**design/flow/config.mk**
```make
export PLATFORM = sky130hd
export DESIGN_NAME = openNocTop
export DESIGN_NICKNAME = openNocTop
export VERILOG_FILES = /design/flow/design.v
export SDC_FILE = /design/flow/constraint.sdc
export NUM_CORES = 4
export LEC_CHECK = 0
export CAP_MARGIN = 20
export CORE_MARGIN = 2
export CORE_UTILIZATION = 40
export MAX_ROUTING_LAYER = met4
export SLEW_MARGIN = 20
```
**design/flow/constraint.sdc**
```tcl
create_clock -name core_clock -period 3.7 [get_ports {clk}]
set_input_delay 0.7400 -clock core_clock [delete_from_list [all_inputs] [get_ports {clk}]]
set_output_delay 0.7400 -clock core_clock [all_outputs]
set_load 0.01 [all_outputs]
```
**design/flow/design.v**
```verilog
module nbyn #(parameter x_coord ='d0,parameter y_coord='d0,X=2,Y=2,data_width=32, x_size=1, y_size=1,total_width=(x_size+y_size+data_width),sw_no=X*Y)  
(
input wire clk,
input wire rstn,
input wire i_ready_r,
input wire i_ready_t,
input wire i_valid_l,
input wire i_valid_b,
input wire i_valid_pe,
output wire o_ready_l,
output wire o_ready_b,
output reg  o_ready_pe,
output reg o_valid_r,
output reg o_valid_t,
output reg o_valid_pe,
input wire [total_width-1:0] i_data_l,
input wire [total_width-1:0] i_data_b,
input wire [total_width-1:0] i_data_pe,
output reg [total_width-1:0] o_data_r,
output reg [total_width-1:0] o_data_t,
output reg [total_width-1:0] o_data_pe
);
wire leftToPe;
wire bottomToPe;
wire peTope;
reg  leftToRight;
reg leftToTop;
reg bottomToRight;
reg bottomToTop;
wire peToTop;
wire peToRight;
assign  o_ready_l = 1'b1;
assign  o_ready_b = 1'b1;
assign leftToPe = ((i_data_l[x_size-1:0]==x_coord) & (i_data_l[x_size+y_size-1:x_size]==y_coord) & i_valid_l);
always @(*)
begin
    if(i_valid_l)
    begin
        if(i_data_l[x_size-1:0]!=x_coord)
        begin
            leftToTop = 1'b0;
            leftToRight = 1'b1;
        end
        else if(i_data_l[x_size+y_size-1:x_size]!=y_coord)
        begin
            leftToTop   = 1'b1;
            leftToRight = 1'b0;
        end
        else
        begin
            leftToTop   = 1'b0;
            leftToRight = 1'b0;
        end
    end
    else
    begin
         leftToTop = 1'b0;
         leftToRight = 1'b0;
    end
end
always @(*)
begin
    if(i_valid_b)
    begin
        if(i_data_b[x_size+y_size-1:x_size]!=y_coord)
        begin
            bottomToTop   = 1'b1;
            bottomToRight = 1'b0;
        end
        else if(i_data_b[x_size-1:0]!=x_coord)
        begin
            bottomToTop = 1'b0;
            bottomToRight = 1'b1;
        end
        else
        begin
            bottomToTop   = 1'b0;
            bottomToRight = 1'b0;
        end
    end
    else
    begin
         bottomToTop = 1'b0;
         bottomToRight = 1'b0;
    end
end
assign bottomToPe = ((i_data_b[x_size-1:0]==x_coord) & (i_data_b[x_size+y_size-1:x_size]==y_coord) & i_valid_b);
assign peTope = ((i_data_pe[x_size-1:0]==x_coord) & (i_data_pe[x_size+y_size-1:x_size]==y_coord) & i_valid_pe & o_ready_pe);
assign peToRight = ((i_data_pe[x_size-1:0]!=x_coord) & i_valid_pe & o_ready_pe);
assign peToTop = (~peToRight & (i_data_pe[x_size+y_size-1:x_size]!=y_coord) & i_valid_pe & o_ready_pe);
always @(*)
begin
	if((~leftToRight & ~leftToTop) | (~bottomToTop & ~bottomToRight))
	begin
		o_ready_pe = 1'b1;
	end
	else
	begin
		o_ready_pe = 1'b0;
	end
end
always @(posedge clk)
begin
	if(!rstn)
		o_valid_r <=1'b0;
	if(bottomToRight) 
	begin
		o_data_r  <= i_data_b;
		o_valid_r <= 1'b1;
	end
	else if(leftToTop)
	begin
		if(bottomToTop)
		begin
			o_data_r <= i_data_b;
			o_valid_r <= 1'b1;
		end
		else if(peToTop|peToRight)
		begin
			o_data_r <= i_data_pe;
			o_valid_r <= 1'b1;
		end
		else if(bottomToPe & peTope)
		begin
			o_data_r <= i_data_b;
			o_valid_r <= 1'b1;
		end
		else
			o_valid_r <= 1'b0;
	end
	else if(peToTop)
	begin
		if(bottomToTop)
		begin
			o_data_r  <= i_data_b;
			o_valid_r <= 1'b1;
		end
		else if(leftToRight)
		begin
			o_data_r  <= i_data_l;
			o_valid_r <= 1'b1;
		end
		else if(bottomToPe & leftToPe)
		begin
			o_data_r  <= i_data_l;
			o_valid_r <= 1'b1;
		end
		else
			o_valid_r <= 1'b0;
	end
	else if(leftToPe & bottomToPe)
	begin
		o_data_r  <= i_data_l;
		o_valid_r <= 1'b1;
	end
	else if(leftToPe & peTope)
	begin
		o_data_r <= i_data_l;
		o_valid_r <= 1'b1;
	end
	else if(leftToRight)
	begin
		o_data_r  <= i_data_l;
		o_valid_r <= 1'b1;
	end
	else if(peToRight)
	begin
		o_data_r <=i_data_pe;
		o_valid_r <=1'b1;
	end
	else
	begin
		o_valid_r <=1'b0;
	end
end
always @(posedge clk)
begin
	if(!rstn)
		o_valid_t <= 1'b0;
	else if(bottomToRight) 
	begin
		if(leftToRight|leftToTop)
		begin
			o_data_t <= i_data_l;
			o_valid_t <= 1'b1;
		end
		else if(peToRight|peToTop)  
		begin
			o_data_t <= i_data_pe;
			o_valid_t <= 1'b1;
		end
		else if(leftToPe & peTope)
		begin
			o_data_t <= i_data_l;
			o_valid_t <= 1'b1;
		end
		else
			o_valid_t <= 1'b0;
	end
	else if(leftToTop)
	begin
		o_data_t <= i_data_l;
		o_valid_t <= 1'b1;
	end
	else if(peToTop)
	begin
		o_data_t  <= i_data_pe;
		o_valid_t <= 1'b1;
	end
	else if(leftToRight)
	begin
		if(bottomToTop)
		begin
			o_data_t <= i_data_b;
			o_valid_t <= 1'b1;
		end
		else if(peToRight)
		begin
			o_data_t <= i_data_pe;
			o_valid_t <= 1'b1;
		end
		else if(bottomToPe & peTope)
		begin
			o_data_t <= i_data_b;
			o_valid_t <= 1'b1;
		end
		else
			o_valid_t <= 1'b0;
	end
	else if(leftToPe & bottomToPe) 
	begin
		if(peToRight|peToTop)
		begin
			o_data_t <= i_data_pe;
			o_valid_t <= 1'b1;
		end
		else if(peTope)
		begin
			o_data_t <= i_data_b;
			o_valid_t <= 1'b1;
		end
		else
			o_valid_t <= 1'b0;
	end
	else if(bottomToPe & peTope)
	begin
		o_data_t <= i_data_b;
		o_valid_t <= 1'b1;
	end
	else if(bottomToTop)
	begin
		o_data_t <=i_data_b;
		o_valid_t <=1'b1;
	end
	else if(peToTop)
	begin
		o_data_t <= i_data_pe;
		o_valid_t <= 1'b1;
	end
	else
		o_valid_t <= 1'b0;
end
always @(posedge clk)
begin
	if(!rstn)
		o_valid_pe <= 1'b0; 
	else if(peTope)
	begin
		o_data_pe <= i_data_pe;
		o_valid_pe <=1'b1;
	end
	else if(bottomToPe)
	begin
		o_data_pe  <= i_data_b;
		o_valid_pe <= 1'b1;
	end
	else if(leftToPe)
	begin
		o_data_pe <= i_data_l;
		o_valid_pe <= 1'b1;
	end
	else
		o_valid_pe <=1'b0;
end
endmodule
module openNocTop #(parameter X=2,Y=2,data_width=32, x_size=1, y_size=1,total_width=(x_size+y_size+data_width),sw_no=X*Y)
(
input wire clk,
input wire rstn,
input wire [(X*Y)-1:0] r_valid_pe,
input wire [(total_width*X*Y)-1:0] r_data_pe,
output wire [(X*Y)-1:0] r_ready_pe,
output wire [(X*Y)-1:0] w_valid_pe,
output wire [(total_width*X*Y)-1:0] w_data_pe
);
wire  r_ready_r[X*Y-1:0];
wire  r_ready_t[X*Y-1:0];
wire  r_valid_l[X*Y-1:0];
wire  r_valid_b[X*Y-1:0];
wire  w_ready_l[X*Y-1:0];
wire  w_ready_b[X*Y-1:0];
wire  w_valid_r[X*Y-1:0];
wire  w_valid_t[X*Y-1:0];
wire [total_width-1:0]  w_data_r[X*Y-1:0];
wire [total_width-1:0]  w_data_t[X*Y-1:0];
generate
genvar x, y; 
for (x=0;x<X;x=x+1) begin:xs
   for (y=0; y<Y; y=y+1) begin:ys
      if(x==0 & y==0)
	     begin: instnce
		     nbyn #(.x_coord(x),.y_coord(y),.X(X),.Y(Y),.data_width(data_width), .x_size(x_size), .y_size(y_size),.total_width(total_width))
			   nbyn_instance(
			         .clk(clk), 
			         .rstn(rstn),     
                     .i_ready_r(r_ready_r[(y*X)+x]),    
			         .i_ready_t(r_ready_t[(y*X)+x]), 
					 .i_valid_l(w_valid_r[(y*X)+x+X-1]),
					 .i_valid_b(w_valid_t[(y*X)+x+(Y-1)*X]), 
					 .i_valid_pe(r_valid_pe[x+X*y:x+X*y]),
					 .o_ready_l(r_ready_r[(y*X)+x+X-1]),	 
					 .o_ready_b(r_ready_t[(y*X)+x+(Y-1)*X]), 
                     .o_ready_pe(r_ready_pe[x+X*y:x+X*y]),					 
					 .o_valid_r(w_valid_r[y*X+x]),
					 .o_valid_t(w_valid_t[y*X+x]), 
					 .o_valid_pe(w_valid_pe[x+X*y:x+X*y]),
					 .i_data_l(w_data_r[(y*X)+x+X-1]),	
                     .i_data_b(w_data_t[(y*X)+x+(Y-1)*X]), 
                     .o_data_r(w_data_r[y*X+x]),
                     .o_data_t(w_data_t[y*X+x]), 
					 .i_data_pe(r_data_pe[(total_width*x)+(total_width*X*y)+:total_width]),
					 .o_data_pe(w_data_pe[(total_width*x)+(total_width*X*y)+:total_width])
					 );
		 end
       else if(x!=0 & y==0)
	     begin: instnce
              nbyn #(.x_coord(x),.y_coord(y),.X(X),.Y(Y),.data_width(data_width), .x_size(x_size), .y_size(y_size),.total_width(total_width))
			     nbyn_instance(		  
			         .clk(clk), 
			         .rstn(rstn),     
                     .i_ready_r(r_ready_r[(y*X)+x]),     
			         .i_ready_t(r_ready_t[(y*X)+x]),
					 .i_valid_l(w_valid_r[(y*X)+x-1]),		
					 .i_valid_b(w_valid_t[(y*X)+x+(Y-1)*X]),
					 .i_valid_pe(r_valid_pe[x+X*y:x+X*y]),
					 .o_ready_l(r_ready_r[(y*X)+x-1]),		
					 .o_ready_b(r_ready_t[(y*X)+x+(Y-1)*X]),
					 .o_ready_pe(r_ready_pe[x+X*y:x+X*y]),
					 .o_valid_r(w_valid_r[(y*X)+x]),					  
					 .o_valid_t(w_valid_t[(y*X)+x]),
                     .o_valid_pe(w_valid_pe[x+X*y:x+X*y]),					 
					 .i_data_l(w_data_r[(y*X)+x-1]),			
                     .i_data_b(w_data_t[(y*X)+x+(Y-1)*X]),
                     .o_data_r(w_data_r[(y*X)+x]),
                     .o_data_t(w_data_t[(y*X)+x]),
					 .i_data_pe(r_data_pe[(total_width*x)+(total_width*X*y)+:total_width]),
					 .o_data_pe(w_data_pe[(total_width*x)+(total_width*X*y)+:total_width]));
		 end
      else if(x==0 & y!=0 )
	     begin: instnce
		     nbyn #(.x_coord(x),.y_coord(y),.X(X),.Y(Y),.data_width(data_width), .x_size(x_size), .y_size(y_size),.total_width(total_width))
			    nbyn_instance(
			         .clk(clk),   
			         .rstn(rstn),   
                     .i_ready_r(r_ready_r[(y*X)+x]),     
			         .i_ready_t(r_ready_t[(y*X)+x]),
					 .i_valid_l(w_valid_r[(y*X)+x+X-1]),						  
					 .i_valid_b(w_valid_t[(y*X)+x-X]),
                     .i_valid_pe(r_valid_pe[x+X*y:x+X*y]),					 
					 .o_ready_l(r_ready_r[(y*X)+x+X-1]),						  
					 .o_ready_b(r_ready_t[(y*X)+x-X]),
					 .o_ready_pe(r_ready_pe[x+X*y:x+X*y]),
					 .o_valid_r(w_valid_r[(y*X)+x]),						  
					 .o_valid_t(w_valid_t[(y*X)+x]),
					   .o_valid_pe(w_valid_pe[x+X*y:x+X*y]),	
					 .i_data_l(w_data_r[(y*X)+x+X-1]),						 
                     .i_data_b(w_data_t[(y*X)+x-X]),
                     .o_data_r(w_data_r[(y*X)+x]),
                     .o_data_t(w_data_t[(y*X)+x]),
					 .i_data_pe(r_data_pe[(total_width*x)+(total_width*X*y)+:total_width]),
					 .o_data_pe(w_data_pe[(total_width*x)+(total_width*X*y)+:total_width]))
					 ;
		 end		 
      else if(x!=0 & y!=0)
	     begin: instnce
		     nbyn #(.x_coord(x),.y_coord(y),.X(X),.Y(Y),.data_width(data_width), .x_size(x_size), .y_size(y_size),.total_width(total_width))
			    nbyn_instance(
			         .clk(clk),
			         .rstn(rstn),      
                     .i_ready_r(r_ready_r[(y*X)+x]),     
			         .i_ready_t(r_ready_t[(y*X)+x]),
					 .i_valid_l(w_valid_r[(y*X)+x-1]),						  
					 .i_valid_b(w_valid_t[(y*X)+x-X]),
					 .i_valid_pe(r_valid_pe[x+X*y:x+X*y]),	
					 .o_ready_l(r_ready_r[(y*X)+x-1]),						  
					 .o_ready_b(r_ready_t[(y*X)+x-X]),
					 .o_ready_pe(r_ready_pe[x+X*y:x+X*y]),
					 .o_valid_r(w_valid_r[(y*X)+x]),						  
					 .o_valid_t(w_valid_t[(y*X)+x]),
				     .o_valid_pe(w_valid_pe[x+X*y:x+X*y]),
					 .i_data_l(w_data_r[(y*X)+x-1]),						 
                     .i_data_b(w_data_t[(y*X)+x-X]),
                     .o_data_r(w_data_r[(y*X)+x]),
                     .o_data_t(w_data_t[(y*X)+x]),
					 .i_data_pe(r_data_pe[(total_width*x)+(total_width*X*y)+:total_width]),
					 .o_data_pe(w_data_pe[(total_width*x)+(total_width*X*y)+:total_width]));
		    end
	    end
      end			
endgenerate 
endmodule
```
**design/flow/run.sh**
```bash
#!/bin/bash
# the make line also repeats each setting of config.mk as NAME=value (left out here)
make -C /OpenROAD-flow-scripts/flow DESIGN_CONFIG=/design/flow/config.mk WORK_HOME=/design/flow/orfs CLKGATE_MAP_FILE= finish
```
==> results of run 1 <==
==> through the flow <==
step                setup WS (ns)  std cells  power, µW  cell area (µm²)  util (%)
global route               0.0345       3997      36500            33200      49.5
floorplan                  0.0172       2869      20800            27000         -
global placement            0.339       3900      29100            31500      47.0
detailed placement          0.304       3900      29200            31500      47.0
finish                      0.151       3997      35100            33200      49.5
CTS                         0.133       3994      34600            33200      49.5
==> per-layer routing <==
metal	up-vias	global-route usage, %	part of all wire [%]
met3	283	7.29	11
met2	1867	52.7	43
met4	0	18.3	5.9
met1	13300	49.3	40
li1	11600	-	-
met5	-	-	0
==> final cells by class <==
type                       count  area, µm²
fill                        6226      33800
timing repair buffer         433       4290
clock buffer                  62       1360
multi-input combinational   2146      13500
sequential                   420      12500
inverter                      28        105
clock inverter                32        329
tap                          873       1090
antenna                        3       7.51
==> timing repair <==
action	4_1_cts	5_1_grt
endpoints found under the hold margin	0	0
gates resized	0	1
setup buffers	0	0
endpoints found under the setup margin	0	1
==> impl_metrics.py, run 1 <==
# Flow results
metrics = {
    "logic_synthesis": {
        "syn_area_per_cell_um2": 9.41,
        "yosysChipArea_um2": 27000,
        "yosys.area.top_type": "edfxtp_1",
        "top_area_share_pct": 45.4,
        "ys_warn_count": 5,
        "xor_area_share_pct": 0,
        "synthFlopType": "edfxtp_1",
        "ys_ff": 420,
        "simple_gate_share_pct": 15.6,
        "synthCells": 2869,
        "synth-edff-count": 408,
        "synth_area_um2": 27000,
        "synthMuxAreaShare_pct": 3.49,
        "ys_async_sr_fraction_pct": 0,
        "ys_types": 76,
        "top_cell": "edfxtp_1",
        "yosysSeqAreaShare_pct": 46.3,
        "yosys_cells": 2869,
        "ys_top_cells_by_count": "408 x edfxtp_1, 360 x nand2_1, 280 x nor2_1, 205 x o21ai_0, 202 x clkbuf_1",
        "synthTopLogicFamily": "AND-OR/OR-AND gates",
        "fp_nets": 3011,
        "synth_adder_area_share_pct": 0,
        "compound_area_share_pct": 29.9,
        "synthTopCellsByArea": "edfxtp_1 45%, nand2_1 5.0%, nor2_1 3.9%",
    },
    "final_timing": {
        "rsz0062_at_grt": "no",
        "final_max_slew_viol_count": 0,
        "finalCritPeriodShare_pct": 95.9,
        "finalHoldViolCount": 0,
        "whs_ns": 0.631,
        "maxClockFrequency_ghz": 0.282,
        "final.min_clock_period_ns": 3.55,
        "fin_setup_tns_ns": 0,
        "timing.slew.headroom_pct": 20.7,
        "fin_worst_skew_ns": 0.0184,
        "tightest_slew_ns": 1.19,
        "finalSetupViolCount": 0,
    },
    "global_routing": {
        "grt_pass1_vias": 24800,
        "grt_pass1_wl_um": 181000,
        "grt-ovfl-total": 0,
        "grt_usage_pct": 36.7,
        "grt_max_degree": 65,
        "antenna_found_initial": 5,
    },
    "clock_network": {
        "clkTransAtPathRegs_ns": 0.06,
        "cts_buffers": 51,
        "clkSinkCount": 420,
        "cts-root-buf": "clkbuf_16",
        "cts_tree": "yes",
        "cts.path.max_buffers": 3,
        "htree_num_levels": 2,
        "ctsHoldBuffers": 0,
        "clk_latency_ns": 0.63,
    },
    "power": {
        "netSwitchingFraction_pct": 46.5,
        "p_seq_uw": 13000,
        "power_frac_seq_pct": 37.1,
        "p_sw_uw": 16300,
        "top_power_group": "combinational logic",
        "pg_clk_uw": 5240,
        "max-vdd-ir-drop_mv": 0.791,
        "p_leak_uw": 0.0118,
        "clkPwrFrac_pct": 14.9,
        "p_comb_share_pct": 48.0,
        "p_int_uw": 18800,
        "comb_cell_power_uw": 16900,
        "powerDensity_nw_per_um2": 1060,
    },
    "setup_path": {
        "path_depth": 3,
        "crit_family": "simple AND/OR/NAND/NOR gates",
        "endpoint": "r_ready_pe[1]",
        "r2r_cells": 5,
        "reg2reg_slack_ns": 0.46,
        "crit_buf_inv": 1,
        "worstSetupPathType": "flop to output port",
        "critPathRequiredTime_ns": 2.96,
        "cp-end-kind": "output port",
        "path_cells": "nor2b_1 > or3_1 > clkdlybuf4s50_1",
        "crit_fanout": 14,
        "cp-start-kind": "flop",
        "max_stage_delay_ns": 0.80,
        "slowest_stage": "edfxtp_1",
        "cp.arrival_ns": 2.81,
    },
    "finish": {
        "fin_nets": 3222,
        "area_growth_pct": 23.1,
    },
    "route": {
        "vias_per_cell": 6.77,
        "drc": 0,
        "avgRoutedWirePerCell_um": 32.0,
        "wl_um": 128000,
        "ant_nets": 0,
        "drtIter0Drc": 4512,
        "num_vias": 27100,
        "first_pass_iters": 6,
    },
    "worst_hold_path": {
        "hold_path.class": "flop to flop",
        "worstHoldPathCells": 2,
        "worst_hold_path.endpoint": "xs[0].ys[0].instnce.nbyn_instance.o_data_t[3]",
    },
    "floorplanning": {
        "pin_count": 286,
        "fp_util_pct": 40.3,
        "design.core.area_um2": 67000,
        "num_rows": 95,
        "dieWidth_um": 264,
        "die_height_um": 264,
        "dieArea_um2": 69600,
    },
    "run": {
        "tool_warnings": 26,
        "cap_violations": 0,
    },
    "status": {
        "status": "complete, no violations",
    },
    "placed_design": {
        "place_congestion": 0.990,
        "io_buffers": 285,
        "place_hpwl_um": 91100,
    },
}
==> run 2, diff against run 1 <==
- CORE_UTILIZATION: 40 -> 56
- MAX_ROUTING_LAYER: met4 -> not set
- SETUP_SLACK_MARGIN: not set -> -0.22
- clock period: 3.7 -> 2.19 ns (I/O delays scaled with it)
==> impl_metrics.py, run 2 <==
# Flow results
metrics = {
    "logic_synthesis": {
        "xor_area_share_pct": 0,
        "synthTopLogicFamily": "AND-OR/OR-AND gates",
        "compound_area_share_pct": 29.9,
        "top_area_share_pct": 45.4,
        "ys_ff": 420,
        "synth_area_um2": 27000,
        "fp_nets": 3011,
        "synthMuxAreaShare_pct": 3.49,
        "synth-edff-count": 408,
        "top_cell": "edfxtp_1",
        "yosys.area.top_type": "edfxtp_1",
        "ys_types": 76,
        "yosysChipArea_um2": 27000,
        "synth_adder_area_share_pct": 0,
        "synthTopCellsByArea": "edfxtp_1 45%, nand2_1 5.0%, nor2_1 3.9%",
        "synthFlopType": "edfxtp_1",
        "simple_gate_share_pct": 15.6,
        "ys_async_sr_fraction_pct": 0,
        "ys_warn_count": 5,
        "synthCells": 2869,
        "yosys_cells": 2869,
        "ys_top_cells_by_count": "408 x edfxtp_1, 360 x nand2_1, 280 x nor2_1, 205 x o21ai_0, 202 x clkbuf_1",
        "yosysSeqAreaShare_pct": 46.3,
        "syn_area_per_cell_um2": 9.41,
    },
    "power": {
        "powerDensity_nw_per_um2": 1760,
        "p_int_uw": 34200,
        "comb_cell_power_uw": 33000,
        "power_frac_seq_pct": 34.3,
        "p_leak_uw": 0.0133,
        "max-vdd-ir-drop_mv": 1.74,
        "top_power_group": "combinational logic",
        "power_uw": 62400,
        "clkPwrFrac_pct": 12.7,
        "p_sw_uw": 28200,
        "p_seq_uw": 21400,
        "netSwitchingFraction_pct": 45.2,
        "p_comb_share_pct": 53.0,
        "pg_clk_uw": 7930,
    },
    "finish": {
        "postLayoutCellArea_um2": 35500,
        "fin_nets": 3487,
        "area_growth_pct": 31.4,
    },
    "final_timing": {
        "finalCritPeriodShare_pct": 116,
        "layout_setup_ws_ns": -0.355,
        "fin_worst_skew_ns": 0.0219,
        "final.min_clock_period_ns": 2.55,
        "finalHoldViolCount": 0,
        "fin_setup_tns_ns": -67.49,
        "final_max_slew_viol_count": 0,
        "whs_ns": 0.638,
        "timing.slew.headroom_pct": 51.9,
        "tightest_slew_ns": 0.713,
        "maxClockFrequency_ghz": 0.393,
        "rsz0062_at_grt": "yes",
        "finalSetupViolCount": 636,
    },
    "status": {
        "check-failures": "setup timing",
        "status": "failed layout checks",
    },
    "route": {
        "drtIter0Drc": 6441,
        "avgRoutedWirePerCell_um": 30.2,
        "first_pass_iters": 8,
        "drc": 0,
        "vias_per_cell": 7.40,
        "ant_nets": 0,
        "num_vias": 29600,
        "wl_um": 121000,
    },
    "floorplanning": {
        "num_rows": 80,
        "die_height_um": 224,
        "fp_util_pct": 56.6,
        "design.core.area_um2": 47600,
        "dieArea_um2": 50000,
        "dieWidth_um": 224,
        "pin_count": 286,
    },
    "setup_path": {
        "r2r_cells": 7,
        "reg2reg_slack_ns": -0.36,
        "path_depth": 7,
        "crit_fanout": 10,
        "cp-start-kind": "flop",
        "cp.arrival_ns": 2.84,
        "max_stage_delay_ns": 0.58,
        "critPathRequiredTime_ns": 2.48,
        "worstSetupPathType": "flop to flop",
        "crit_family": "AND-OR/OR-AND gates",
        "path_cells": "buf_4 > nand2b_1 > buf_4 > nor4_1 > o21ai_0 > a21oi_1 > o21ai_0",
        "crit_buf_inv": 2,
        "slowest_stage": "o21ai_0",
        "cp-end-kind": "flop",
    },
    "placed_design": {
        "io_buffers": 285,
        "place_hpwl_um": 85900,
        "place_congestion": 1.03,
        "dpl_cell_area_um2": 33600,
    },
    "clock_network": {
        "cts-root-buf": "clkbuf_16",
        "clkSinkCount": 420,
        "cts_tree": "yes",
        "clkTransAtPathRegs_ns": 0.06,
        "cts.path.max_buffers": 3,
        "htree_num_levels": 2,
        "clk_latency_ns": 0.60,
        "cts_buffers": 45,
    },
    "global_routing": {
        "antenna_found_initial": 5,
        "grt-ovfl-total": 0,
        "grt_usage_pct": 46.7,
        "grt_pass1_vias": 26900,
        "grt_pass1_wl_um": 174000,
        "grt_max_degree": 47,
    },
    "worst_hold_path": {
        "hold_path.class": "input port to flop",
        "worstHoldPathCells": 3,
        "worst_hold_path.endpoint": "xs[0].ys[0].instnce.nbyn_instance.o_data_t[9]",
        "min-delay-start": "r_data_pe[9]",
    },
    "run": {
        "tool_warnings": 31,
        "cap_violations": 0,
    },
}
## run 2: through the flow
step	utilization, %	setup WS (ns)	instances
after global routing	74.4	-0.353	3995
after CTS	73.8	-0.412	3983
final	74.4	-0.355	3998
after global placement	70.5	-0.596	3893
after floorplan	-	-0.591	2869
after detailed placement	70.5	-0.632	3893
## run 2: timing repair
action	4_1_cts	5_1_grt
endpoints found under the setup margin	70	199
cloned	1	2
setup buffers	9	11
hold buffers	0	0
pin swaps	4	10
gates resized	19	62
## run 2: cell type report
class | count | area [µm²]
diodes | 3 | 7.51
repair buffers | 703 | 6850
fillers | 3276 | 12200
clock inverters | 23 | 249
multi-input cells | 2147 | 13800
flip-flops and latches | 420 | 12500
well taps | 615 | 769
clock buffers | 59 | 1220
inverters | 28 | 105
## run 2: per-layer routing
metal / track usage (%) / share of wire (%) / up-vias
met4: 28.5 / 8.0 / 6
met1: 61.7 / 34 / 13700
met3: 14.9 / 17 / 647
met5: 0 / 0.032 / -
met2: 67.0 / 41 / 3048
li1: - / - / 12200
==> run 3, diff against run 2 <==
- ABC_AREA: not set -> 0
- CELL_PAD_IN_SITES_DETAIL_PLACEMENT: not set -> 0
- CORE_ASPECT_RATIO: not set -> 0.85
- CORE_UTILIZATION: 56 -> 72
- CTS_CLUSTER_SIZE: not set -> 94
- GPL_TIMING_DRIVEN: not set -> 1
- SETUP_SLACK_MARGIN: -0.22 -> -0.39
- TNS_END_PERCENT: not set -> 80
- clock period: 2.19 -> 4.82 ns (I/O delays scaled with it)
==> impl_metrics.py, run 3 <==
# Flow results
metrics = {
    "route": {
        "num_vias": 29200,
        "wl_met2_um": 44200,
        "wl_um": 113000,
        "wl_met1_um": 33900,
        "drtIter0Drc": 7397,
        "first_pass_iters": 22,
        "route.met3.wl_um": 22900,
        "drc": 0,
        "top_layer": "met5",
        "ant_nets": 0,
        "avgRoutedWirePerCell_um": 31.9,
        "vias_per_cell": 8.24,
    },
    "final_timing": {
        "fin_worst_skew_ns": 0.0225,
        "whs_ns": 0.654,
        "timing.slew.headroom_pct": 18.8,
        "tightest_slew_ns": 1.20,
        "final_max_slew_viol_count": 0,
        "maxClockFrequency_ghz": 0.263,
        "finalSetupViolCount": 0,
        "finalHoldViolCount": 0,
        "rsz0062_at_grt": "no",
        "finalCritPeriodShare_pct": 78.8,
        "final.min_clock_period_ns": 3.80,
    },
    "status": {
        "status": "complete, no violations",
    },
    "logic_synthesis": {
        "top_cell": "edfxtp_1",
        "yosys_cells": 2869,
        "synthCells": 2869,
        "ys_async_sr_fraction_pct": 0,
        "synthTopLogicFamily": "AND-OR/OR-AND gates",
        "syn_area_per_cell_um2": 9.41,
        "ys_warn_count": 5,
        "ys_types": 76,
        "synthTopCellsByArea": "edfxtp_1 45%, nand2_1 5.0%, nor2_1 3.9%",
        "fp_nets": 3011,
        "ys_top_cells_by_count": "408 x edfxtp_1, 360 x nand2_1, 280 x nor2_1, 205 x o21ai_0, 202 x clkbuf_1",
        "synth_area_um2": 27000,
        "yosysSeqAreaShare_pct": 46.3,
        "compound_area_share_pct": 29.9,
        "synth_adder_area_share_pct": 0,
        "yosys.area.top_type": "edfxtp_1",
        "synthMuxAreaShare_pct": 3.49,
        "synth-edff-count": 408,
        "simple_gate_share_pct": 15.6,
        "yosysChipArea_um2": 27000,
        "top_area_share_pct": 45.4,
        "ys_ff": 420,
        "synthFlopType": "edfxtp_1",
        "xor_area_share_pct": 0,
    },
    "setup_path": {
        "cp-startpoint": "r_data_pe[102]",
        "path_cells": "clkdlybuf4s50_1 > nand3b_1 > a21oi_1 > nand2_1 > buf_4 > o221ai_1 > o21ai_0",
        "r2r_cells": 4,
        "crit_family": "buffers and inverters",
        "crit_buf_inv": 2,
        "cp.arrival_ns": 4.12,
        "cp-end-kind": "flop",
        "slowest_stage": "clkdlybuf4s50_1",
        "worstSetupPathType": "input port to flop",
        "crit_fanout": 23,
        "max_stage_delay_ns": 0.78,
        "cp-start-kind": "input port",
        "reg2reg_from": "xs[0].ys[0].instnce.nbyn_instance.o_data_t[0]",
        "critPathRequiredTime_ns": 5.14,
        "reg2reg_slack_ns": 1.11,
        "path_depth": 7,
    },
    "worst_hold_path": {
        "min-delay-start": "xs[0].ys[0].instnce.nbyn_instance.o_data_t[31]",
        "hold_path.class": "flop to flop",
        "worstHoldPathCells": 2,
    },
    "placed_design": {
        "dpl.cell_count": 3458,
        "io_buffers": 285,
        "place_hpwl_um": 74200,
        "place_congestion": 1.19,
        "dpl_cell_area_um2": 30200,
    },
    "power": {
        "p_int_uw": 13400,
        "top_power_group": "combinational logic",
        "p_leak_uw": 0.0112,
        "pg_clk_uw": 3280,
        "clkPwrFrac_pct": 12.8,
        "comb_cell_power_uw": 12200,
        "netSwitchingFraction_pct": 47.9,
        "p_seq_uw": 10200,
        "power_frac_seq_pct": 39.6,
        "max-vdd-ir-drop_mv": 0.546,
        "p_sw_uw": 12300,
        "p_comb_share_pct": 47.7,
        "powerDensity_nw_per_um2": 816,
    },
    "finish": {
        "postLayoutCellArea_um2": 31500,
        "area_growth_pct": 16.7,
        "final_cells": 3539,
        "num-fill-cells": 2026,
        "fin_util_pct": 85.1,
        "fin_nets": 3144,
    },
    "clock_network": {
        "htree_num_levels": 2,
        "cts.path.max_buffers": 3,
        "clk_latency_ns": 0.60,
        "ctsHoldBuffers": 0,
        "clkTransAtPathRegs_ns": 0.07,
        "cts_resized": 0,
        "cts-root-buf": "clkbuf_16",
        "cts_tree": "yes",
        "cts_setup_buffers": 0,
        "clkSinkCount": 420,
        "cts_buffers": 44,
    },
    "run": {
        "tool_warnings": 28,
        "cap_violations": 0,
    },
    "floorplanning": {
        "die_height_um": 182,
        "fp_util_pct": 72.9,
        "dieWidth_um": 214,
        "dieArea_um2": 39100,
        "num_rows": 65,
        "design.core.area_um2": 37000,
        "pin_count": 286,
    },
    "global_routing": {
        "grt_usage_pct": 55.9,
        "antenna_found_initial": 2,
        "grt_max_degree": 69,
        "grt-ovfl-total": 0,
        "grt_pass1_wl_um": 164000,
        "grt_pass1_vias": 26500,
    },
}
-- run 3: cell type report --
class                   count  area, µm²  share of cell area, %
flip-flops and latches    420      12500                   39.7
clock buffers              56       1180                   3.74
clock inverters            23        135                  0.429
multi-input cells        2146      13500                   42.9
well taps                 502        628                   1.99
repair buffers            362       3430                   10.9
diodes                      2       5.00                 0.0159
inverters                  28        105                  0.334
-- run 3: metal layers --
| layer | vias to the layer above | GRT usage (%) |
|---|---|---|
| li1 | 11500 | - |
| met1 | 13100 | 69.0 |
| met2 | 3584 | 77.1 |
| met3 | 983 | 26.1 |
| met4 | 8 | 39.5 |
| met5 | - | 3.33 |
-- run 3: metrics by stage --
step	setup TNS (ns)	power (µW)	setup WS, ns
finish	0	25700	1.02
global route	0	26000	0.911
CTS	0	24300	1.19
floorplan	-1.02	16000	-0.0301
global placement	0	20400	0.853
detailed placement	0	20900	0.671
==> run 4, diff against run 3 <==
- CORE_UTILIZATION: 72 -> 70
- clock period: 4.82 -> 5.1 ns (I/O delays scaled with it)
==> impl_metrics.py, run 4 <==
# Flow results
metrics = {
    "logic_synthesis": {
        "ys_top_cells_by_count": "408 x edfxtp_1, 360 x nand2_1, 280 x nor2_1, 205 x o21ai_0, 202 x clkbuf_1",
        "yosysSeqAreaShare_pct": 46.3,
        "fp_nets": 3011,
        "synthFlopType": "edfxtp_1",
        "syn_area_per_cell_um2": 9.41,
        "synth_adder_area_share_pct": 0,
        "simple_gate_share_pct": 15.6,
        "yosys.area.top_type": "edfxtp_1",
        "synth-edff-count": 408,
        "ys_warn_count": 5,
        "synthCells": 2869,
        "ys_async_sr_fraction_pct": 0,
        "synthTopCellsByArea": "edfxtp_1 45%, nand2_1 5.0%, nor2_1 3.9%",
        "synthTopLogicFamily": "AND-OR/OR-AND gates",
        "top_cell": "edfxtp_1",
        "synthMuxAreaShare_pct": 3.49,
        "ys_types": 76,
        "synth_area_um2": 27000,
        "yosys_cells": 2869,
        "top_area_share_pct": 45.4,
        "compound_area_share_pct": 29.9,
        "ys_ff": 420,
        "yosysChipArea_um2": 27000,
        "xor_area_share_pct": 0,
    },
    "setup_path": {
        "max_stage_delay_ns": 0.83,
        "path_depth": 5,
        "crit_buf_inv": 1,
        "slowest_stage": "a221oi_1",
        "critPathRequiredTime_ns": 5.39,
        "cp-start-kind": "flop",
        "r2r_cells": 5,
        "cp-end-kind": "flop",
        "reg2reg_slack_ns": 1.21,
        "worstSetupPathType": "flop to flop",
        "path_cells": "and3_1 > nor2_2 > buf_4 > nand2_1 > a221oi_1",
        "cp.arrival_ns": 4.18,
        "crit_fanout": 26,
        "reg2reg_from": "xs[0].ys[0].instnce.nbyn_instance.o_data_t[1]",
        "cp-startpoint": "xs[0].ys[0].instnce.nbyn_instance.o_data_t[1]",
        "crit_family": "simple AND/OR/NAND/NOR gates",
    },
    "run": {
        "cap_violations": 0,
        "tool_warnings": 28,
    },
    "floorplanning": {
        "num_rows": 66,
        "pin_count": 286,
        "design.core.area_um2": 38200,
        "fp_util_pct": 70.7,
        "dieArea_um2": 40100,
        "die_height_um": 185,
        "dieWidth_um": 217,
    },
    "final_timing": {
        "fin_worst_skew_ns": 0.0307,
        "finalHoldViolCount": 0,
        "final.min_clock_period_ns": 3.89,
        "tightest_slew_ns": 1.15,
        "fin_setup_tns_ns": 0,
        "timing.slew.headroom_pct": 23.1,
        "final_max_slew_viol_count": 0,
        "maxClockFrequency_ghz": 0.257,
        "finalCritPeriodShare_pct": 76.4,
        "finalSetupViolCount": 0,
        "rsz0062_at_grt": "no",
    },
    "finish": {
        "area_growth_pct": 17.9,
        "logic_area_um2": 13500,
        "fin_nets": 3141,
        "regArea_um2": 12500,
        "num-fill-cells": 2220,
    },
    "clock_network": {
        "cts.path.max_buffers": 3,
        "cts_buffers": 46,
        "htree_num_levels": 2,
        "cts-root-buf": "clkbuf_16",
        "ctsHoldBuffers": 0,
        "cts_resized": 0,
        "clk_latency_ns": 0.61,
        "clkTransAtPathRegs_ns": 0.07,
        "cts_tree": "yes",
        "clkSinkCount": 420,
        "cts_setup_buffers": 0,
    },
    "power": {
        "powerDensity_nw_per_um2": 778,
        "p_sw_uw": 11600,
        "comb_cell_power_uw": 11500,
        "power_frac_seq_pct": 38.7,
        "power_uw": 24800,
        "top_power_group": "combinational logic",
        "max-vdd-ir-drop_mv": 0.533,
        "pg_clk_uw": 3650,
        "p_int_uw": 13200,
        "p_leak_uw": 0.0113,
        "p_seq_uw": 9590,
        "clkPwrFrac_pct": 14.7,
        "netSwitchingFraction_pct": 46.8,
        "p_comb_share_pct": 46.5,
    },
    "global_routing": {
        "grt_usage_pct": 54.4,
        "grt-ovfl-total": 0,
        "antenna_found_initial": 2,
        "grt_pass1_wl_um": 163000,
        "grt_pass1_vias": 26100,
        "grt_max_degree": 70,
    },
    "worst_hold_path": {
        "worstHoldPathCells": 1,
        "min-delay-start": "xs[0].ys[0].instnce.nbyn_instance.o_data_t[19]",
        "hold_path.class": "flop to flop",
    },
    "placed_design": {
        "io_buffers": 285,
        "place_hpwl_um": 73900,
        "place_congestion": 1.18,
    },
    "route": {
        "num_vias": 29000,
        "drc": 0,
        "avgRoutedWirePerCell_um": 31.7,
        "wl_um": 112000,
        "vias_per_cell": 8.17,
        "drtIter0Drc": 7111,
        "first_pass_iters": 22,
        "ant_nets": 0,
    },
    "status": {
        "status": "complete, no violations",
    },
}
run 4: routing by layer:
metal / wire length, µm / track usage, % / share of wire (%) / vias up
li1: - / - / - / 11500
met3: 22800 / 23.9 / 20 / 1000
met4: 11000 / 34.7 / 9.8 / 10
met5: 264 / 3.21 / 0.23 / -
met2: 44200 / 75.7 / 39 / 3425
met1: 34100 / 68.9 / 30 / 13100
run 4: per-stage QoR:
step                hold slack, ns  setup WS, ns  util [%]  cell area [µm²]  std cells
finish                       0.642          1.21      83.4            31800       3547
floorplan                    0.546         0.194         -            27000       2869
global placement             0.624          1.12      78.9            30100       3458
detailed placement           0.620         0.961      78.9            30100       3458
CTS                          0.641          1.14      83.1            31700       3543
global route                 0.671          1.19      83.4            31800       3546
run 4: final cells by class:
class | instances | share of cell area [%]
multi-input combinational | 2146 | 42.5
inverter | 28 | 0.330
timing repair buffer | 357 | 10.9
antenna | 1 | 0.00787
sequential | 420 | 39.3
tap | 510 | 2.01
clock buffer | 64 | 4.12
clock inverter | 21 | 0.932
==> run 5, diff against run 4 <==
- ABC_AREA: 0 -> 1
- CORE_ASPECT_RATIO: 0.85 -> not set
- CORE_UTILIZATION: 70 -> 66
- CTS_CLUSTER_DIAMETER: not set -> 310
- CTS_CLUSTER_SIZE: 94 -> 19
- GPL_ROUTABILITY_DRIVEN: not set -> 0
- GPL_TIMING_DRIVEN: 1 -> not set
- PLACE_DENSITY_LB_ADDON: not set -> 0.26
- SETUP_SLACK_MARGIN: -0.39 -> 0.75
- SLEW_MARGIN: 20 -> 25
- TNS_END_PERCENT: 80 -> not set
- clock period: 5.1 -> 2.8 ns (I/O delays scaled with it)
==> impl_metrics.py, run 5 <==
# Physical implementation metrics
metrics = {
    "logic_synthesis": {
        "yosysSeqAreaShare_pct": 35.1,
        "synthFlopType": "edfxtp_1",
        "yosysChipArea_um2": 35600,
        "simple_gate_share_pct": 38.8,
        "synthMuxAreaShare_pct": 0,
        "ys_ff": 420,
        "synthTopLogicFamily": "simple AND/OR/NAND/NOR gates",
        "synth_area_um2": 35600,
        "synth_adder_area_share_pct": 0,
        "ys_warn_count": 5,
        "fp_nets": 5769,
        "ys_types": 41,
        "synthTopCellsByArea": "edfxtp_1 34%, nand2_1 24%, nand3_1 8.9%",
        "syn_area_per_cell_um2": 6.33,
        "ys_top_cells_by_count": "2,307 x nand2_1, 631 x nand3_1, 520 x inv_1, 408 x edfxtp_1, 299 x o21ai_0",
        "yosys.area.top_type": "edfxtp_1",
        "xor_area_share_pct": 0,
        "compound_area_share_pct": 15.3,
        "yosys_cells": 5627,
        "top_area_share_pct": 34.4,
        "synthCells": 5627,
        "ys_async_sr_fraction_pct": 0,
        "top_cell": "nand2_1",
        "synth-edff-count": 408,
    },
    "status": {
        "error": "[ERROR GRT-0232] Routing congestion too high. Check the congestion heatmap in the GUI.",
        "lastStage": "global routing",
        "status": "did not finish",
    },
    "clock_network": {
        "cts-root-buf": "clkbuf_16",
        "clkSinkCount": 420,
        "htree_num_levels": 1,
        "ctsHoldBuffers": 0,
        "cts_buffers": 26,
        "cts.path.max_buffers": 3,
    },
    "global_routing": {
        "grt_usage_pct": 93.9,
        "grt-ovfl-total": 1077,
    },
    "floorplanning": {
        "pin_count": 286,
        "dieArea_um2": 55900,
        "die_height_um": 236,
        "num_rows": 85,
        "fp_util_pct": 66.5,
        "design.core.area_um2": 53600,
        "dieWidth_um": 236,
    },
    "placed_design": {
        "place_hpwl_um": 100000,
        "pre_cts_ws_ns": -0.317,
        "io_buffers": 285,
    },
}
run 5: stage by stage:
stage / std cells / hold WS, ns / TNS, ns / instance area, µm² / util, %
after floorplan: 5627 / 0.568 / 0 / 36200 / -
after global placement: 6440 / 0.649 / -17.94 / 40300 / 75.1
after detailed placement: 6440 / 0.641 / -21.03 / 40300 / 75.1
after CTS: 6544 / 0.687 / 0 / 41900 / 78.1
run 5: what timing repair did:
item | in CTS
pin swaps | 20
buffers inserted | 53
endpoints found under the setup margin | 799
resized | 99
cloned | 6
run 5: routing by layer:
| metal | overflow | GRT usage (%) |
|---|---|---|
| met1 | 60 | 91.2 |
| met2 | 479 | 101 |
| met3 | 145 | 89.1 |
| met4 | 363 | 96.8 |
| met5 | 30 | 73.8 |
==> run 6, diff against run 5 <==
- ABC_AREA: 1 -> not set
- CAP_MARGIN: 20 -> 25
- CELL_PAD_IN_SITES_DETAIL_PLACEMENT: 0 -> 1
- CORE_UTILIZATION: 66 -> 40
- CTS_CLUSTER_DIAMETER: 310 -> not set
- CTS_CLUSTER_SIZE: 19 -> 81
- GPL_ROUTABILITY_DRIVEN: 0 -> not set
- GPL_TIMING_DRIVEN: not set -> 0
- HOLD_SLACK_MARGIN: not set -> 0.04
- MAX_ROUTING_LAYER: not set -> met4
- PLACE_DENSITY_LB_ADDON: 0.26 -> 0.03
- SETUP_SLACK_MARGIN: 0.75 -> 0.69
- SLEW_MARGIN: 25 -> 20
- clock period: 2.8 -> 3.83 ns (I/O delays scaled with it)
==> impl_metrics.py, run 6 <==
# Flow results
metrics = {
    "worst_hold_path": {
        "hold_path.class": "flop to flop",
        "worstHoldPathCells": 1,
        "min-delay-start": "xs[0].ys[0].instnce.nbyn_instance.o_data_t[16]",
    },
    "setup_path": {
        "crit_fanout": 10,
        "reg2reg_slack_ns": 0.59,
        "worstSetupPathType": "flop to flop",
        "crit_buf_inv": 2,
        "path_depth": 7,
        "path_cells": "clkbuf_1 > nand3b_1 > o21bai_1 > a22o_1 > clkbuf_1 > a22o_1 > a211o_1",
        "cp-end-kind": "flop",
        "critPathRequiredTime_ns": 4.29,
        "r2r_cells": 7,
        "max_stage_delay_ns": 0.54,
        "slowest_stage": "clkbuf_1",
        "crit_family": "AND-OR/OR-AND gates",
        "cp.arrival_ns": 3.71,
        "cp-start-kind": "flop",
    },
    "placed_design": {
        "place_congestion": 1.01,
        "dpl.cell_count": 4041,
        "dpl_cell_area_um2": 31400,
        "place_hpwl_um": 104000,
        "io_buffers": 283,
    },
    "logic_synthesis": {
        "fp_nets": 3011,
        "synth_adder_area_share_pct": 0,
        "synthCells": 2869,
        "ys_ff": 420,
        "top_area_share_pct": 45.4,
        "synthFlopType": "edfxtp_1",
        "ys_async_sr_fraction_pct": 0,
        "synth-edff-count": 408,
        "ys_types": 76,
        "synthMuxAreaShare_pct": 3.49,
        "ys_top_cells_by_count": "408 x edfxtp_1, 360 x nand2_1, 280 x nor2_1, 205 x o21ai_0, 202 x clkbuf_1",
        "yosys.area.top_type": "edfxtp_1",
        "yosysSeqAreaShare_pct": 46.3,
        "xor_area_share_pct": 0,
        "syn_area_per_cell_um2": 9.41,
        "synth_area_um2": 27000,
        "top_cell": "edfxtp_1",
        "simple_gate_share_pct": 15.6,
        "yosysChipArea_um2": 27000,
        "yosys_cells": 2869,
        "ys_warn_count": 5,
        "synthTopCellsByArea": "edfxtp_1 45%, nand2_1 5.0%, nor2_1 3.9%",
        "compound_area_share_pct": 29.9,
        "synthTopLogicFamily": "AND-OR/OR-AND gates",
    },
    "power": {
        "power_frac_seq_pct": 34.0,
        "comb_cell_power_uw": 18400,
        "p_leak_uw": 0.0120,
        "clkPwrFrac_pct": 13.8,
        "pg_clk_uw": 4890,
        "p_comb_share_pct": 52.1,
        "max-vdd-ir-drop_mv": 0.568,
        "netSwitchingFraction_pct": 48.3,
        "p_int_uw": 18300,
        "p_sw_uw": 17000,
        "p_seq_uw": 12000,
        "top_power_group": "combinational logic",
        "powerDensity_nw_per_um2": 1050,
    },
    "final_timing": {
        "fin_setup_tns_ns": 0,
        "final_max_slew_viol_count": 0,
        "timing.slew.headroom_pct": 19.3,
        "tightest_slew_ns": 1.21,
        "maxClockFrequency_ghz": 0.308,
        "finalHoldViolCount": 0,
        "final.min_clock_period_ns": 3.24,
        "whs_ns": 0.690,
        "finalSetupViolCount": 0,
        "rsz0062_at_grt": "yes",
        "fin_worst_skew_ns": 0.0357,
        "finalCritPeriodShare_pct": 84.7,
    },
    "clock_network": {
        "ctsHoldBuffers": 0,
        "htree_num_levels": 2,
        "clkTransAtPathRegs_ns": 0.07,
        "cts-root-buf": "clkbuf_16",
        "cts_tree": "yes",
        "cts.path.max_buffers": 3,
        "clk_latency_ns": 0.65,
        "cts_buffers": 48,
        "clkSinkCount": 420,
    },
    "status": {
        "status": "complete, no violations",
    },
    "floorplanning": {
        "die_height_um": 264,
        "dieArea_um2": 69600,
        "num_rows": 95,
        "fp_util_pct": 40.3,
        "dieWidth_um": 264,
        "design.core.area_um2": 67000,
        "pin_count": 286,
    },
    "route": {
        "route.met3.wl_um": 13300,
        "ant_nets": 0,
        "wl_um": 139000,
        "avgRoutedWirePerCell_um": 33.4,
        "wl_met2_um": 62200,
        "first_pass_iters": 6,
        "vias_per_cell": 6.88,
        "drc": 0,
        "drtIter0Drc": 3710,
        "wl_met1_um": 54700,
        "top_layer": "met4",
        "num_vias": 28600,
    },
    "run": {
        "tool_warnings": 28,
        "cap_violations": 0,
    },
    "finish": {
        "fin_util_pct": 50.3,
        "area_growth_pct": 25.0,
        "final_cells": 4161,
        "postLayoutCellArea_um2": 33700,
        "fin_nets": 3385,
    },
    "global_routing": {
        "grt_usage_pct": 39.4,
        "grt_pass1_wl_um": 197000,
        "grt-ovfl-total": 0,
        "grt_pass1_vias": 27500,
        "grt_max_degree": 35,
        "antenna_found_initial": 11,
    },
}
-- run 6: final cells by class --
class	count	area (µm²)
fillers	7560	33300
well taps	873	1090
repair buffers	322	3340
multi-input cells	2148	13800
clock inverters	36	389
flip-flops and latches	420	12500
inverters	28	106
diodes	5	12.5
plain buffers	275	1260
clock buffers	54	1240
-- run 6: metal layers --
| metal | GRT usage (%) | vias up |
|---|---|---|
| met5 | - | - |
| met4 | 19.3 | 0 |
| met3 | 6.39 | 399 |
| met2 | 59.5 | 1907 |
| met1 | 51.7 | 14400 |
| li1 | - | 12000 |
-- run 6: stage by stage --
step                      total power (µW)  setup slack, ns
final                                35300            0.585
after global routing                 36400            0.627
after CTS                            34200            0.462
after detailed placement             28700           -0.555
after global placement               28100            -1.38
after floorplan                      20100            0.697
-- run 6: what timing repair did --
action,CTS,global route
setup endpoints to repair,313,440
gates resized,78,98
setup buffers,8,15
pin swaps,4,9
gates cloned,1,1
endpoints found under the hold margin,0,0
==> run 7, diff against run 6 <==
- ABC_AREA: not set -> 0
- CAP_MARGIN: 25 -> 20
- CELL_PAD_IN_SITES_DETAIL_PLACEMENT: 1 -> 0
- CORE_ASPECT_RATIO: not set -> 0.85
- CORE_UTILIZATION: 40 -> 60
- CTS_CLUSTER_SIZE: 81 -> 31
- GPL_TIMING_DRIVEN: 0 -> 1
- HOLD_SLACK_MARGIN: 0.04 -> not set
- MAX_ROUTING_LAYER: met4 -> not set
- PLACE_DENSITY_LB_ADDON: 0.03 -> not set
- SETUP_SLACK_MARGIN: 0.69 -> -0.02
- TNS_END_PERCENT: not set -> 80
- clock period: 3.83 -> 2.19 ns (I/O delays scaled with it)
==> impl_metrics.py, run 7 <==
# Physical implementation metrics
metrics = {
    "global_routing": {
        "grt_usage_pct": 115,
        "grt-ovfl-total": 6608,
    },
    "logic_synthesis": {
        "yosysSeqAreaShare_pct": 46.3,
        "synthTopLogicFamily": "AND-OR/OR-AND gates",
        "synth_area_um2": 27000,
        "yosys.area.top_type": "edfxtp_1",
        "synth-edff-count": 408,
        "xor_area_share_pct": 0,
        "synthCells": 2869,
        "ys_warn_count": 5,
        "ys_async_sr_fraction_pct": 0,
        "yosysChipArea_um2": 27000,
        "compound_area_share_pct": 29.9,
        "syn_area_per_cell_um2": 9.41,
        "yosys_cells": 2869,
        "top_area_share_pct": 45.4,
        "synthMuxAreaShare_pct": 3.49,
        "fp_nets": 3011,
        "synthFlopType": "edfxtp_1",
        "synthTopCellsByArea": "edfxtp_1 45%, nand2_1 5.0%, nor2_1 3.9%",
        "top_cell": "edfxtp_1",
        "ys_types": 76,
        "ys_top_cells_by_count": "408 x edfxtp_1, 360 x nand2_1, 280 x nor2_1, 205 x o21ai_0, 202 x clkbuf_1",
        "simple_gate_share_pct": 15.6,
        "ys_ff": 420,
        "synth_adder_area_share_pct": 0,
    },
    "floorplanning": {
        "fp_util_pct": 60.9,
        "dieArea_um2": 46700,
        "dieWidth_um": 234,
        "design.core.area_um2": 44300,
        "num_rows": 71,
        "die_height_um": 200,
        "pin_count": 286,
    },
    "clock_network": {
        "cts_buffers": 44,
        "ctsHoldBuffers": 0,
        "clkSinkCount": 420,
        "cts-root-buf": "clkbuf_16",
        "htree_num_levels": 2,
        "cts.path.max_buffers": 3,
    },
    "status": {
        "lastStage": "global routing",
        "error": "[ERROR GRT-0232] Routing congestion too high. Check the congestion heatmap in the GUI.",
        "status": "did not finish",
    },
    "placed_design": {
        "dpl.cell_count": 3889,
        "pre_cts_ws_ns": -0.725,
        "io_buffers": 285,
        "place_congestion": 1.07,
        "place_hpwl_um": 84300,
    },
}
[run 7: metal layers]
metal / overflow / track usage, %
met5: 62 / 88.4
met4: 1248 / 127
met3: 332 / 92.7
met2: 4610 / 150
met1: 356 / 96.8
[run 7: per-stage QoR]
step           TNS (ns)  util [%]  power, µW  hold slack (ns)  area (µm²)
3_3_place_gp    -215.12      76.5      50600            0.629       33900
4_1_cts          -61.45      88.8      67200            0.641       39400
2_1_floorplan    -74.10         -      35600            0.546       27400
3_5_place_dp    -246.84      76.5      51700            0.633       33900
[run 7: repair_timing]
action / CTS
resized: 361
endpoints found under the setup margin: 479
buffers inserted: 119
pin swaps: 139
cloned: 57
==> run 8, diff against run 7 <==
- CAP_MARGIN: 20 -> 5
- CELL_PAD_IN_SITES_DETAIL_PLACEMENT: 0 -> 1
- CORE_ASPECT_RATIO: 0.85 -> 1.46
- CORE_MARGIN: 2 -> 10
- CORE_UTILIZATION: 60 -> 34
- CTS_CLUSTER_SIZE: 31 -> 94
- GPL_ROUTABILITY_DRIVEN: not set -> 0
- GPL_TIMING_DRIVEN: 1 -> 0
- MAX_ROUTING_LAYER: not set -> met4
- SETUP_SLACK_MARGIN: -0.02 -> -0.39
- SLEW_MARGIN: 20 -> 15
- clock period: 2.19 -> 4.73 ns (I/O delays scaled with it)
==> impl_metrics.py, run 8 <==
# Flow results
metrics = {
    "logic_synthesis": {
        "synthMuxAreaShare_pct": 3.49,
        "fp_nets": 3011,
        "compound_area_share_pct": 29.9,
        "yosys_cells": 2869,
        "synthCells": 2869,
        "xor_area_share_pct": 0,
        "synth_area_um2": 27000,
        "yosys.area.top_type": "edfxtp_1",
        "synthTopCellsByArea": "edfxtp_1 45%, nand2_1 5.0%, nor2_1 3.9%",
        "synthTopLogicFamily": "AND-OR/OR-AND gates",
        "ys_ff": 420,
        "top_cell": "edfxtp_1",
        "yosysChipArea_um2": 27000,
        "synthFlopType": "edfxtp_1",
        "synth_adder_area_share_pct": 0,
        "syn_area_per_cell_um2": 9.41,
        "yosysSeqAreaShare_pct": 46.3,
        "ys_types": 76,
        "simple_gate_share_pct": 15.6,
        "ys_warn_count": 5,
        "synth-edff-count": 408,
        "ys_top_cells_by_count": "408 x edfxtp_1, 360 x nand2_1, 280 x nor2_1, 205 x o21ai_0, 202 x clkbuf_1",
        "top_area_share_pct": 45.4,
        "ys_async_sr_fraction_pct": 0,
    },
    "power": {
        "max-vdd-ir-drop_mv": 0.297,
        "pg_clk_uw": 3470,
        "powerDensity_nw_per_um2": 834,
        "p_leak_uw": 0.0115,
        "p_sw_uw": 13400,
        "power_frac_seq_pct": 35.0,
        "power_uw": 27400,
        "p_seq_uw": 9590,
        "p_int_uw": 14000,
        "top_power_group": "combinational logic",
        "p_comb_share_pct": 52.3,
        "comb_cell_power_uw": 14300,
        "netSwitchingFraction_pct": 48.8,
        "clkPwrFrac_pct": 12.7,
    },
    "worst_hold_path": {
        "min-delay-start": "xs[0].ys[0].instnce.nbyn_instance.o_data_t[6]",
        "hold_path.class": "flop to flop",
        "worstHoldPathCells": 2,
    },
    "clock_network": {
        "clkSinkCount": 420,
        "cts_buffers": 42,
        "ctsHoldBuffers": 0,
        "cts.path.max_buffers": 3,
        "cts_resized": 0,
        "cts_setup_buffers": 0,
        "cts_tree": "yes",
        "htree_num_levels": 2,
        "clkTransAtPathRegs_ns": 0.07,
        "cts-root-buf": "clkbuf_16",
        "clk_latency_ns": 0.60,
    },
    "final_timing": {
        "fin_worst_skew_ns": 0.0159,
        "timing.slew.headroom_pct": 11.0,
        "tightest_slew_ns": 1.33,
        "rsz0062_at_grt": "no",
        "finalCritPeriodShare_pct": 90.4,
        "finalHoldViolCount": 0,
        "finalSetupViolCount": 0,
        "final.min_clock_period_ns": 4.27,
        "final_max_slew_viol_count": 0,
        "whs_ns": 0.661,
        "maxClockFrequency_ghz": 0.234,
    },
    "route": {
        "drtIter0Drc": 3747,
        "num_vias": 28000,
        "drc": 0,
        "first_pass_iters": 6,
        "vias_per_cell": 6.56,
        "ant_nets": 0,
        "wl_um": 137000,
        "avgRoutedWirePerCell_um": 32.1,
    },
    "global_routing": {
        "grt_pass1_vias": 27200,
        "grt_pass1_wl_um": 195000,
        "grt_usage_pct": 29.8,
        "grt_max_degree": 35,
        "grt-ovfl-total": 0,
        "antenna_found_initial": 12,
    },
    "setup_path": {
        "slowest_stage": "o21ai_0",
        "cp.arrival_ns": 4.52,
        "cpMostUsedCell": "clkbuf_1",
        "crit_buf_inv": 4,
        "r2r_cells": 6,
        "reg2reg_slack_ns": 0.94,
        "cp-start-kind": "input port",
        "path_depth": 9,
        "path_cells": "clkdlybuf4s50_1 > buf_2 > and3b_1 > clkbuf_1 > o21ai_1 > nor2_1 > clkbuf_1 > a211oi_1 > o21ai_0",
        "critPathRequiredTime_ns": 4.98,
        "r2r-end": "xs[0].ys[0].instnce.nbyn_instance.o_data_r[20]",
        "endpoint": "xs[0].ys[0].instnce.nbyn_instance.o_data_r[20]",
        "worstSetupPathType": "input port to flop",
        "cp-end-kind": "flop",
        "crit_fanout": 10,
        "max_stage_delay_ns": 0.89,
        "cp-startpoint": "r_valid_pe[0]",
        "crit_family": "buffers and inverters",
    },
    "run": {
        "cap_violations": 0,
        "tool_warnings": 26,
    },
    "finish": {
        "num-fill-cells": 9022,
        "fin_nets": 3352,
        "postLayoutCellArea_um2": 32900,
        "logic_area_um2": 13400,
        "fin_util_pct": 41.9,
        "regArea_um2": 12500,
        "area_growth_pct": 21.9,
    },
    "floorplanning": {
        "fp_util_pct": 34.4,
        "num_rows": 124,
        "dieArea_um2": 91200,
        "pin_count": 286,
        "die_height_um": 360,
        "dieWidth_um": 253,
        "design.core.area_um2": 78500,
    },
    "placed_design": {
        "io_buffers": 283,
        "place_hpwl_um": 102000,
        "dpl_cell_area_um2": 31500,
    },
    "status": {
        "status": "complete, no violations",
    },
}
==> run 8: area by class of cell <==
class	count	area share [%]
diodes	11	0.0837
plain buffers	275	3.56
clock buffers	56	3.55
clock inverters	20	0.567
inverters	28	0.320
multi-input cells	2146	40.7
flip-flops and latches	420	38.0
well taps	1008	3.84
repair buffers	297	9.43
==> run 8: routing by layer <==
layer  vias up  wire length, µm  track usage [%]
met5         -                0                -
met4         0            11900             22.1
met3       456            12000             4.69
met2      1874            61700             45.0
met1     13700            51100             35.4
li1      11900                -                -
==> run 8: stage by stage <==
step	std cells	setup slack (ns)	setup TNS [ns]
2_1_floorplan	2869	-0.102	-3.82
3_3_place_gp	4160	-2.52	-527.26
3_5_place_dp	4174	-0.0659	-0.654
4_1_cts	4250	0.579	0
5_1_grt	4259	0.306	0
6_report	4261	0.455	0
==> run 9, diff against run 8 <==
- CAP_MARGIN: 5 -> 20
- CELL_PAD_IN_SITES_DETAIL_PLACEMENT: 1 -> 0
- CORE_ASPECT_RATIO: 1.46 -> 0.85
- CORE_MARGIN: 10 -> 2
- CORE_UTILIZATION: 34 -> 60
- GPL_ROUTABILITY_DRIVEN: 0 -> not set
- GPL_TIMING_DRIVEN: 0 -> 1
- MAX_ROUTING_LAYER: met4 -> not set
- SETUP_SLACK_MARGIN: -0.39 -> -0.17
- SLEW_MARGIN: 15 -> 20
- TNS_END_PERCENT: 80 -> 5
- clock period: 4.73 -> 2.19 ns (I/O delays scaled with it)
==> impl_metrics.py, run 9 <==
# Flow results
metrics = {
    "status": {
        "status": "failed layout checks",
        "check-failures": "setup timing",
    },
    "setup_path": {
        "cp.arrival_ns": 2.80,
        "crit_family": "AND-OR/OR-AND gates",
        "cp-end-kind": "flop",
        "cp-startpoint": "xs[0].ys[0].instnce.nbyn_instance.o_data_t[0]",
        "worstSetupPathType": "flop to flop",
        "crit_fanout": 24,
        "r2r_cells": 8,
        "cp-start-kind": "flop",
        "reg2reg_from": "xs[0].ys[0].instnce.nbyn_instance.o_data_t[0]",
        "crit_buf_inv": 3,
        "critPathRequiredTime_ns": 2.52,
        "path_depth": 8,
        "max_stage_delay_ns": 0.51,
        "slowest_stage": "edfxtp_1",
        "reg2reg_slack_ns": -0.28,
        "path_cells": "buf_6 > buf_4 > and4_1 > o21ai_0 > o21ai_0 > buf_4 > and2_1 > a221o_1",
    },
    "logic_synthesis": {
        "ys_warn_count": 5,
        "yosysChipArea_um2": 27000,
        "synthMuxAreaShare_pct": 3.49,
        "ys_async_sr_fraction_pct": 0,
        "ys_ff": 420,
        "synth_adder_area_share_pct": 0,
        "top_area_share_pct": 45.4,
        "synthCells": 2869,
        "synthFlopType": "edfxtp_1",
        "syn_area_per_cell_um2": 9.41,
        "synth_area_um2": 27000,
        "top_cell": "edfxtp_1",
        "synth-edff-count": 408,
        "xor_area_share_pct": 0,
        "yosysSeqAreaShare_pct": 46.3,
        "ys_types": 76,
        "compound_area_share_pct": 29.9,
        "fp_nets": 3011,
        "simple_gate_share_pct": 15.6,
        "yosys_cells": 2869,
        "synthTopLogicFamily": "AND-OR/OR-AND gates",
        "ys_top_cells_by_count": "408 x edfxtp_1, 360 x nand2_1, 280 x nor2_1, 205 x o21ai_0, 202 x clkbuf_1",
        "yosys.area.top_type": "edfxtp_1",
        "synthTopCellsByArea": "edfxtp_1 45%, nand2_1 5.0%, nor2_1 3.9%",
    },
    "global_routing": {
        "antenna_found_initial": 3,
        "grt-ovfl-total": 0,
        "grt_pass1_wl_um": 172000,
        "grt_usage_pct": 49.6,
        "grt_max_degree": 65,
        "grt_pass1_vias": 27300,
    },
    "final_timing": {
        "final.min_clock_period_ns": 2.47,
        "tightest_slew_ns": 0.772,
        "finalCritPeriodShare_pct": 113,
        "finalHoldViolCount": 0,
        "fin_worst_skew_ns": 0.0257,
        "rsz0062_at_grt": "yes",
        "timing.slew.headroom_pct": 48.5,
        "layout_setup_ws_ns": -0.278,
        "finalSetupViolCount": 615,
        "maxClockFrequency_ghz": 0.405,
        "final_max_slew_viol_count": 0,
        "fin_setup_tns_ns": -58.46,
    },
    "power": {
        "max-vdd-ir-drop_mv": 1.65,
        "power_frac_seq_pct": 33.9,
        "clkPwrFrac_pct": 12.0,
        "pg_clk_uw": 7580,
        "p_seq_uw": 21400,
        "p_sw_uw": 28700,
        "netSwitchingFraction_pct": 45.4,
        "p_int_uw": 34600,
        "p_comb_share_pct": 54.2,
        "top_power_group": "combinational logic",
        "powerDensity_nw_per_um2": 1770,
        "comb_cell_power_uw": 34300,
        "p_leak_uw": 0.0134,
    },
    "finish": {
        "fin_nets": 3513,
        "postLayoutCellArea_um2": 35800,
        "area_growth_pct": 32.7,
        "fin_util_pct": 80.8,
        "num-fill-cells": 2635,
        "final_cells": 3993,
    },
    "worst_hold_path": {
        "hold_path.class": "input port to flop",
        "worst_hold_path.endpoint": "xs[0].ys[0].instnce.nbyn_instance.o_data_t[9]",
        "min-delay-start": "r_data_pe[9]",
        "worstHoldPathCells": 3,
    },
    "clock_network": {
        "cts.path.max_buffers": 3,
        "clk_latency_ns": 0.60,
        "cts_buffers": 44,
        "clkTransAtPathRegs_ns": 0.06,
        "cts-root-buf": "clkbuf_16",
        "clkSinkCount": 420,
        "cts_tree": "yes",
        "ctsHoldBuffers": 0,
        "htree_num_levels": 2,
    },
    "placed_design": {
        "io_buffers": 285,
        "dpl.cell_count": 3889,
        "place_hpwl_um": 83300,
        "place_congestion": 1.08,
        "dpl_cell_area_um2": 33700,
    },
    "route": {
        "drtIter0Drc": 6248,
        "ant_nets": 0,
        "vias_per_cell": 7.51,
        "wl_um": 120000,
        "avgRoutedWirePerCell_um": 30.1,
        "num_vias": 30000,
        "first_pass_iters": 11,
        "drc": 0,
    },
    "floorplanning": {
        "design.core.area_um2": 44300,
        "num_rows": 71,
        "fp_util_pct": 60.9,
        "die_height_um": 200,
        "pin_count": 286,
        "dieArea_um2": 46700,
        "dieWidth_um": 234,
    },
    "run": {
        "cap_violations": 0,
        "tool_warnings": 31,
    },
}
[run 9: stage by stage]
step | power (µW) | hold slack, ns | setup slack (ns)
final | 63300 | 0.634 | -0.278
after global placement | 50500 | 0.637 | -0.789
after CTS | 59900 | 0.617 | -0.403
after detailed placement | 51500 | 0.641 | -0.788
after global routing | 64600 | 0.653 | -0.286
after floorplan | 35300 | 0.546 | -0.591
[run 9: layout make-up]
| class | count | area (µm²) | share of cell area, % |
|---|---|---|---|
| sequential | 420 | 12500 | 34.9 |
| multi-input combinational | 2150 | 14100 | 39.3 |
| clock inverter | 22 | 179 | 0.500 |
| timing repair buffer | 727 | 7010 | 19.6 |
| antenna | 2 | 5.00 | 0.0140 |
| inverter | 28 | 105 | 0.293 |
| clock buffer | 60 | 1220 | 3.41 |
| tap | 584 | 731 | 2.04 |
[run 9: layer usage]
layer  GRT usage [%]  part of all wire (%)  vias up
li1                -                     -    12200
met2            69.2                    40     3141
met3            19.3                    18      846
met1            62.9                    32    13800
met5            2.48                  0.16        -
met4            34.8                   9.5        4
[run 9: repair_timing]
action	4_1_cts	5_1_grt
buffers inserted	3	18
gates cloned	1	4
gates resized	50	112
pin swaps	7	21
setup endpoints to repair	200	440
Power and IR drop assume default switching activity.
